## run 1
==> flow/design.v (excerpt) <==
module APB_Slave#( parameter DWIDTH = 32, AWIDTH = 5)            
(   input                                      PCLK,             
    input                                   PRESETn,             
    input                                     PSELx,             
    input                                   PENABLE,             
    input                        [AWIDTH-1:0] PADDR,             
    input                                    PWRITE,             
    input                       [DWIDTH-1:0] PWDATA,             
    output reg                  [DWIDTH-1:0] PRDATA,             
    output                                   PREADY,             
    output                                   PSLVERR             
);
Size: ~2100 cells after synthesis, ~76 I/O pins, ~39000 µm² of cells after synthesis.
==> flow/config.mk <==
export PLATFORM = sky130hd
export DESIGN_NAME = APB_Slave
export DESIGN_NICKNAME = APB_Slave
export VERILOG_FILES = /design/flow/design.v
export SDC_FILE = /design/flow/constraint.sdc
export NUM_CORES = 4
export LEC_CHECK = 0
export CAP_MARGIN = 20
export CORE_MARGIN = 2
export CORE_UTILIZATION = 40
export SLEW_MARGIN = 20
==> flow/constraint.sdc <==
create_clock -name core_clock -period 5.45 [get_ports {PCLK}]
set_input_delay 1.0900 -clock core_clock [delete_from_list [all_inputs] [get_ports {PCLK}]]
set_output_delay 1.0900 -clock core_clock [all_outputs]
set_load 0.01 [all_outputs]
run.sh (not shown) runs the stock make flow with config.mk's settings and CLKGATE_MAP_FILE=.
#### Input delta (run 2 over run 1)
Settings: changing CORE_UTILIZATION from 40 to 68; setting SETUP_SLACK_MARGIN to 1.06 for the first time; changing the clock period (ns, I/O delays scaled along) from 5.45 to 3.64.
[summary]
Run 2 has worst path required time below what run 1 had. Compared with run 1, run 2 shows global-route wire length before repair that has gone up slightly. Run 2 — final area about 5% higher, run 1 as reference.
Modified inputs, run 3 compared to run 2
Settings: swapping 68 for 37 in CORE_UTILIZATION; swapping 1.06 for 0.27 in SETUP_SLACK_MARGIN; putting CELL_PAD_IN_SITES_GLOBAL_PLACEMENT at 2 where nothing was set; putting TNS_END_PERCENT at 30 where nothing was set; putting MAX_ROUTING_LAYER at met4 where nothing was set; putting ABC_AREA at 1 where nothing was set; putting CORE_ASPECT_RATIO at 1.49 where nothing was set; putting GPL_TIMING_DRIVEN at 0 where nothing was set; swapping 20 for 30 in SLEW_MARGIN; putting CTS_CLUSTER_SIZE at 46 where nothing was set; putting CELL_PAD_IN_SITES_DETAIL_PLACEMENT at 1 where nothing was set; putting PLACE_DENSITY_LB_ADDON at 0.24 where nothing was set; swapping 3.64 for 5.57 in the clock period (ns, I/O delays scaled along).
Per the comparison of run 3 with run 2, final-layout fill cell count increased 9698, synthesized cell count increased 1889, share of the core filled with cells decreased 39 points. Delta (run 3 minus run 2): global-route met3 utilization now sits lower, part of the power in the clock network now sits higher, critical path depth now sits lower.

## lane 1
Starting RTL as in the previous note.
make LEC_CHECK=0 ABC_AREA=1 CAP_MARGIN=20 CELL_PAD_IN_SITES_DETAIL_PLACEMENT=1 CELL_PAD_IN_SITES_GLOBAL_PLACEMENT=2 CORE_ASPECT_RATIO=0.52 CORE_MARGIN=2 CORE_UTILIZATION=37 CTS_CLUSTER_SIZE=46 GPL_TIMING_DRIVEN=0 MAX_ROUTING_LAYER=met4 PLACE_DENSITY_LB_ADDON=0.24 SETUP_SLACK_MARGIN=0.27 SLEW_MARGIN=30 finish   # period 7.5 ns
--- input diff lane 1..lane 2 ---
Settings: changing SLEW_MARGIN from 30 to 20; removing CELL_PAD_IN_SITES_DETAIL_PLACEMENT (formerly 1); removing ABC_AREA (formerly 1); removing CELL_PAD_IN_SITES_GLOBAL_PLACEMENT (formerly 2); changing CAP_MARGIN from 20 to 40; removing MAX_ROUTING_LAYER (formerly met4); changing PLACE_DENSITY_LB_ADDON from 0.24 to 0.0; changing CORE_UTILIZATION from 37 to 72; changing SETUP_SLACK_MARGIN from 0.27 to -0.21; changing CTS_CLUSTER_SIZE from 46 to 17; removing GPL_TIMING_DRIVEN (formerly 0); removing CORE_ASPECT_RATIO (formerly 0.52); changing the clock period (ns, I/O delays scaled along) from 7.5 to 3.09.
## What came out
Lane 2: complete, dirty (setup timing). Number of logic gates: lane 2 < lane 1. Lane 2 against lane 1: count of cells resized by post-cts repair now larger; routed wire length now smaller. The count of clock-buffer cells in the layout reported for lane 2 is smaller than that of lane 1 by 5. Delta (lane 2 minus lane 1): initial antenna violation count moved down, logic gate share of total power shrank by 1.4 points.
For lane 3, these inputs were changed with respect to lane 2:
Settings: CTS_CLUSTER_SIZE: 17 -> unset; SETUP_SLACK_MARGIN: -0.21 -> unset; CELL_PAD_IN_SITES_GLOBAL_PLACEMENT: unset -> 2; CORE_UTILIZATION: 72 -> 40; CTS_CLUSTER_DIAMETER: unset -> 230; CAP_MARGIN: 40 -> 20; PLACE_DENSITY_LB_ADDON: 0.0 -> unset; HOLD_SLACK_MARGIN: unset -> 0.07; GPL_ROUTABILITY_DRIVEN: unset -> 0; MIN_ROUTING_LAYER: unset -> met2; the clock period (ns, I/O delays scaled along): 3.09 -> 5.5.
==> results <==
- Looking at the reports, lane 3 completed the entire flow and the layout it produced met the timing, DRC and antenna checks.
- In the flow results for lane 3 and lane 2, the non-clock buffer count is smaller on lane 3.
- Relative to lane 2, fraction of the core area covered by cells at the end of the flow has gone down in lane 3.
- Summary of the comparison: count of cells resized by post-cts repair is lower in lane 3, relative to lane 2.
- On lane 3: clock-buffer cell count is about 16% higher than what lane 2 gave.

== run A ==
The RTL this note starts from:
==> flow/design.v <==
module APB_Slave#( parameter DWIDTH = 32, AWIDTH = 5)            
(   input                                      PCLK,             
    input                                   PRESETn,             
    input                                     PSELx,             
    input                                   PENABLE,             
    input                        [AWIDTH-1:0] PADDR,             
    input                                    PWRITE,             
    input                       [DWIDTH-1:0] PWDATA,             
    output reg                  [DWIDTH-1:0] PRDATA,             
    output                                   PREADY,             
    output                                   PSLVERR             
);  
    localparam                  [2:0] IDLE   = 3'b000;           
    localparam                  [2:0] READY  = 3'b001;           
    localparam                  [2:0] READ   = 3'b010;           
    localparam                  [2:0] WRITE  = 3'b011;           
    localparam                  [2:0] ERROR  = 3'b100;           
    reg                           [2:0] current_state;           
    reg                           [2:0]    next_state;           
    reg           [DWIDTH-1:0] mem_arr[2**AWIDTH-1:0];           
    wire          [AWIDTH-1:0]           base_address;           
    wire                                   PADDR_VALID;          
always @(posedge PCLK,negedge PRESETn)
    if(!PRESETn)
        current_state <= IDLE;  
    else
        current_state <= next_state;  
always @(*)
begin
    case(current_state)  
        IDLE : 
                next_state <= PSELx? READY:IDLE;  
        READY: 
                next_state <= !PSELx?                IDLE   
                            : !PADDR_VALID?         ERROR  
                            : !PENABLE?             READY  
                            : !PWRITE?              READ
                            :                       WRITE; 
        WRITE: 
                next_state <= !PSELx?                IDLE   
                            : !PENABLE?             READY  
                            :                       WRITE; 
        READ : 
                next_state <= !PSELx?                IDLE   
                            : !PENABLE?             READY  
                            :                       READ;  
        ERROR: 
                next_state <= PSELx&!PADDR_VALID?   ERROR  
                            : PSELx?                READY  
                            :                       IDLE;  
        default:
                next_state <= IDLE;
    endcase
end
always @(posedge PCLK)
begin
    if(current_state==READY && PSELx && PENABLE && PWRITE)
        mem_arr[PADDR] <= PWDATA;
end
always @(*)
begin
    if(current_state==READY && PSELx && PENABLE && !PWRITE)
        PRDATA = mem_arr[PADDR];
    else
        PRDATA = {DWIDTH{1'b0}};
end
    assign base_address[AWIDTH-1:0] = 'b0;
    assign PADDR_VALID = (PADDR>base_address) || (PADDR<(2**AWIDTH-1+base_address));
    assign PREADY= (current_state==READY);
    assign PSLVERR= (current_state==ERROR);
endmodule
clock: 8.39 ns
lec_check: 0
abc_area: 1
cap_margin: 20
cell_pad_in_sites_detail_placement: 1
core_aspect_ratio: 0.52
core_margin: 2
core_utilization: 37
cts_cluster_size: 46
gpl_timing_driven: 0
max_routing_layer: met4
place_density_lb_addon: 0.24
setup_slack_margin: 0.18
slew_margin: 20
Run A completed end to end with timing, DRC and antenna clean.
--- input diff run A..run B ---
- PLACE_DENSITY_LB_ADDON changed from 0.24 to 0.03
- SETUP_SLACK_MARGIN changed from 0.18 to 0.9
- CORE_UTILIZATION changed from 37 to 72
- ABC_AREA changed from 1 to 0
- CELL_PAD_IN_SITES_DETAIL_PLACEMENT changed from 1 to 0
- GPL_TIMING_DRIVEN changed from 0 to 1
- the clock period (ns, I/O delays scaled along) changed from 8.39 to 3.03
==> results <==
- Run B ended with less post-synthesis simple-gate area fraction than run A.
- Note that the synthesized instance count recorded for run A amounts to 1.9 times the value seen in run B.
- First-pass GRT wire length (run A / run B): 1.3
- Measured against each other, run A and run B differ in tapcell count, the lower figure coming from run B.
- For run B, the slowest cell on the critical path was mux2i_4, unlike run A, where it was nor2_1.
- Run B against run A: register share of the cell area decreased 0.34 points; utilization of the core after routing has increased; netlist area before placement down about 7%; critical path depth grew by 1; final worst setup slack decreased 610 ps.
- STATUS run=run B STAGES=ALL_DONE FINAL_CHECKS=FAILED CAUSE=negative setup slack
Setup changes, run B to run C
- CTS_CLUSTER_DIAMETER newly set to 227
- CORE_ASPECT_RATIO removed (was 0.52)
- GPL_TIMING_DRIVEN removed (was 1)
- CTS_CLUSTER_SIZE removed (was 46)
- PLACE_DENSITY_LB_ADDON removed (was 0.03)
- ABC_AREA removed (was 0)
- CELL_PAD_IN_SITES_DETAIL_PLACEMENT removed (was 0)
- MAX_ROUTING_LAYER removed (was met4)
- SETUP_SLACK_MARGIN removed (was 0.9)
### Flow results
- Run C: complete, dirty (negative setup slack)
- The critical path data arrival time of run C falls short of that of run B by 80 ps.
- The core of run C is less densely filled than that of run B.
- In the reports for run B and run C, the larger combinational power belongs to run B.
- As far as sequential cell count is concerned, run B and run C perform about the same.
- Run C ended with less final setup skew than run B.
- Any difference in area of the die between run C and run B is small enough to ignore.
- Going from run B to run C, number of top-level pins held, total clock buffers created by CTS increased 14, global-route usage went down 5.8 points, slack of the critical path grew by 74 ps.
The following lists how run D was set up differently from run C:
- swapping 72 for 70 in CORE_UTILIZATION
- putting CTS_CLUSTER_SIZE at 41 where nothing was set
- clearing CTS_CLUSTER_DIAMETER, which used to be 227
- putting SETUP_SLACK_MARGIN at 0.86 where nothing was set
- putting PLACE_DENSITY_LB_ADDON at 0.0 where nothing was set
- swapping 3.03 for 3.05 in the clock period (ns, I/O delays scaled along)
### Flow results
Between run D and run C, net switching fraction of the power is higher for run D, run C comes in under that.
Run D ended up with a higher fraction of cell area in non-clock buffers than run C did.
The net switching power figure in run D is 1.09 times that in run C.
Complete run, failing final checks: run C, reason negative setup slack.
The flow for run D finished, though final verification flagged negative setup slack.
Diff run C -> run D: logic area grew by about 11%; CTS clock-pin slew for the worst setup and hold paths held steady.
Compared with run C, run D shows a reported leakage power that is 6.0% higher.
Of the two values seen for library cell contributing the largest single delay on the critical path, nor4_4 was produced by run C and nor4_1 by run D.
From run C to run D the numbers moved as follows: post-detailed-placement half-perimeter wirelength saw an increase, required time at the worst-slack endpoint saw an increase, sum of internal, switching and leakage power saw an increase, final total negative setup slack saw a decrease, worst path setup slack after routing saw a decrease.
Power and IR drop assume default switching activity.
